Design ram_single_port, start of the top module:
module ram_single_port(
    input clk,
    input write_en,
    input reset,
    input [6:0] addr,
    input [7:0] data_in,
    output reg [7:0] data_out    
);
Size: roughly 1800 cells after synthesis, roughly 520 flip-flops, ~24000 µm² of cells after synthesis.
Settings: LEC_CHECK=0, CAP_MARGIN=15, CORE_MARGIN=2, CORE_UTILIZATION=72, CTS_CLUSTER_SIZE=35, PLACE_DENSITY_LB_ADDON=0.27, SETUP_SLACK_MARGIN=0.61, SLEW_MARGIN=20; clock period 2.07 ns.
run.sh (not shown) runs the stock make flow with config.mk's settings and CLKGATE_MAP_FILE=.
The first run finished with setup timing left.
==> next run, changes <==
ABC_AREA = 1   (was not set)
CAP_MARGIN = 20   (was 15)
CORE_UTILIZATION = 69   (was 72)
CTS_CLUSTER_SIZE = 98   (was 35)
PLACE_DENSITY_LB_ADDON = not set   (was 0.27)
SETUP_SLACK_MARGIN = not set   (was 0.61)
clock period = 6.68 ns   (was 2.07 ns; I/O delays follow)
What happened:
- With this change the flow completed without violations
- clock power came out lower by 70%
- global-route usage decreases by 15 points
- setup slack improves by 2800 ps
- final area went down by 12%
- hold slack improves by 460 ps
==> next run, changes <==
ABC_AREA = not set   (was 1)
CORE_ASPECT_RATIO = 0.77   (was not set)
CORE_UTILIZATION = 47   (was 69)
CTS_CLUSTER_SIZE = 53   (was 98)
GPL_ROUTABILITY_DRIVEN = 0   (was not set)
clock period = 5.0 ns   (was 6.68 ns; I/O delays follow)
Hold slack loses 68 ps.
Die size is higher by about 44%.
Design area is higher by about 1.4%.
Routed wire length is higher by 15%.
Power is higher by about 37%.
Utilization is lower by 23 points.
Sequential power is higher by about 34%.
==> next run, changes <==
CORE_ASPECT_RATIO = not set   (was 0.77)
CORE_UTILIZATION = 72   (was 47)
CTS_CLUSTER_SIZE = not set   (was 53)
GPL_ROUTABILITY_DRIVEN = not set   (was 0)
SETUP_SLACK_MARGIN = -0.2   (was not set)
clock period = 2.0 ns   (was 5.0 ns; I/O delays follow)
=> With this change the flow produced a layout that fails on setup timing; worst setup slack gets worse by 1400 ps; sequential power increases to 2.5 times its value; non-clock buffer count increases by 212; global-route usage increases by 16 points; via count increases by 13%.

========
Starting RTL as in the previous note.
clock: 2.07 ns
lec_check: 0
cap_margin: 15
core_margin: 2
core_utilization: 72
cts_cluster_diameter: 27
cts_cluster_size: 35
place_density: 0.38
setup_slack_margin: 0.61
slew_margin: 20
The starting point never finished: it broke off in global routing.
==> next run, changes <==
CAP_MARGIN = 20   (was 15)
CORE_UTILIZATION = 45   (was 72)
CTS_CLUSTER_DIAMETER = not set   (was 27)
CTS_CLUSTER_SIZE = not set   (was 35)
PLACE_DENSITY = not set   (was 0.38)
SETUP_SLACK_MARGIN = 0.03   (was 0.61)
clock period = 3.6 ns   (was 2.07 ns; I/O delays follow)
Result: Now the flow finished with timing, DRC and antenna clean. Die size is higher by 59%. Synthesized cell count is unchanged. Synthesized area does not change.
==> next run, changes <==
CAP_MARGIN = 15   (was 20)
CORE_UTILIZATION = 72   (was 45)
CTS_CLUSTER_DIAMETER = 232   (was not set)
PLACE_DENSITY = 0.4   (was not set)
SETUP_SLACK_MARGIN = not set   (was 0.03)
clock period = 2.09 ns   (was 3.6 ns; I/O delays follow)
This time the run produced a layout that fails on setup timing.
Final area goes up by 5.8%.
Via count rose by 12%.
Setup slack degrades by 0.90 ns.
Cell count falls by 4.5%.
==> next run, changes <==
CTS_CLUSTER_DIAMETER = not set   (was 232)
CTS_CLUSTER_SIZE = 35   (was not set)
PLACE_DENSITY = 0.38   (was 0.4)
SETUP_SLACK_MARGIN = 0.6   (was not set)
clock period = 2.07 ns   (was 2.09 ns; I/O delays follow)
- The new run finished with setup timing left
- clock skew goes up by 0.0048 ns
- via count goes up by about 8%
- synthesized area is unchanged
- total power goes up by about 0.54%
- utilization goes up by 4.3 points
- global-route usage goes up by 6.0 points
- routed wire length goes up by about 16%

========
== before ==
ram_single_port again, from the RTL that the note above started with.
Settings: LEC_CHECK=0, CAP_MARGIN=20, CORE_MARGIN=2, CORE_UTILIZATION=45, SLEW_MARGIN=20; clock period 5.0 ns.
## Diff of input files: after against before
- CORE_UTILIZATION changed from 45 to 68
- TNS_END_PERCENT newly set to 45
- ABC_AREA newly set to 1
- GPL_TIMING_DRIVEN newly set to 1
- the clock period (ns, I/O delays scaled along) changed from 5.0 to 2.64
### Flow results
Diff after and before: post-synthesis net count higher in after
after ended with less longest individual stage delay on the worst path than before.
Of after and before, the higher total core area belongs to before.
Relative to before, the worst setup slack of after is lower by 0.94 ns.
Re number of buffers added for setup after CTS: no difference whatsoever between after and before.

========
The RTL this note starts from:
==> flow/design.v <==
`timescale 1ns/1ps
module ram_single_port(
    input clk,
    input write_en,
    input reset,
    input [6:0] addr,
    input [7:0] data_in,
    output reg [7:0] data_out    
);
integer i;
reg [7:0] memory [63:0];
reg [7:0] temp;
reg [7:0] op_buff;
always@(posedge clk) 
begin
    if (reset == 1'b1)
    begin
        for (i=0;i<64;i=i+1) 
            memory[i] <= 8'h00;
        temp<=8'h00;
    end
    else
    begin
        if (write_en == 1)
        begin
            temp <= data_in;
            memory[addr[5:0]] <= data_in;
        end
        else
        begin
            temp <= memory[addr[5:0]];
            data_out <= memory[addr[5:0]];
        end
    end  
end
endmodule
export LEC_CHECK = 0
export CAP_MARGIN = 20
export CORE_MARGIN = 2
export CORE_UTILIZATION = 35
export SLEW_MARGIN = 20
create_clock -name core_clock -period 3.6 [get_ports {clk}]
The first run went through all stages and came out clean.
Next try:
Settings changed: CORE_UTILIZATION 35 to 70, PLACE_DENSITY_LB_ADDON set to 0.0, SETUP_SLACK_MARGIN set to 0.79.
Clock period 3.6 ns to 2.71 ns, I/O delays scaled along.
After rerunning:
- The changed run completed without violations
- wire length grows slightly
- power grows by a quarter to a third
- via count grows by roughly a tenth
- die area shrinks by well over a third
- sequential power grows by a quarter to a third
- worst hold slack degrades by 150 ps
- final area grows by a few percent
Next try:
Settings changed: CORE_UTILIZATION 70 to 72, CTS_CLUSTER_DIAMETER set to 366, CTS_CLUSTER_SIZE set to 14, PLACE_DENSITY_LB_ADDON 0.0 to 0.26, SETUP_SLACK_MARGIN 0.79 to -0.2.
Clock period 2.71 ns to 2.0 ns, I/O delays scaled along.
Result: The new run reached the layout checks and failed them: setup timing. Design area is lower by 5.1%. Wire length is higher by 1.0%. Clock power is higher by 14%. Worst setup slack got worse by 780 ps. Flip-flop count stays the same. Non-clock buffer count is higher by 14. Total power is higher by 26%. Utilization is lower by 1.9 points. First-iteration DRC count is higher by 8.9%. Critical path depth is unchanged.
Power figures rest on the tool's default switching activity, not on a simulated workload.
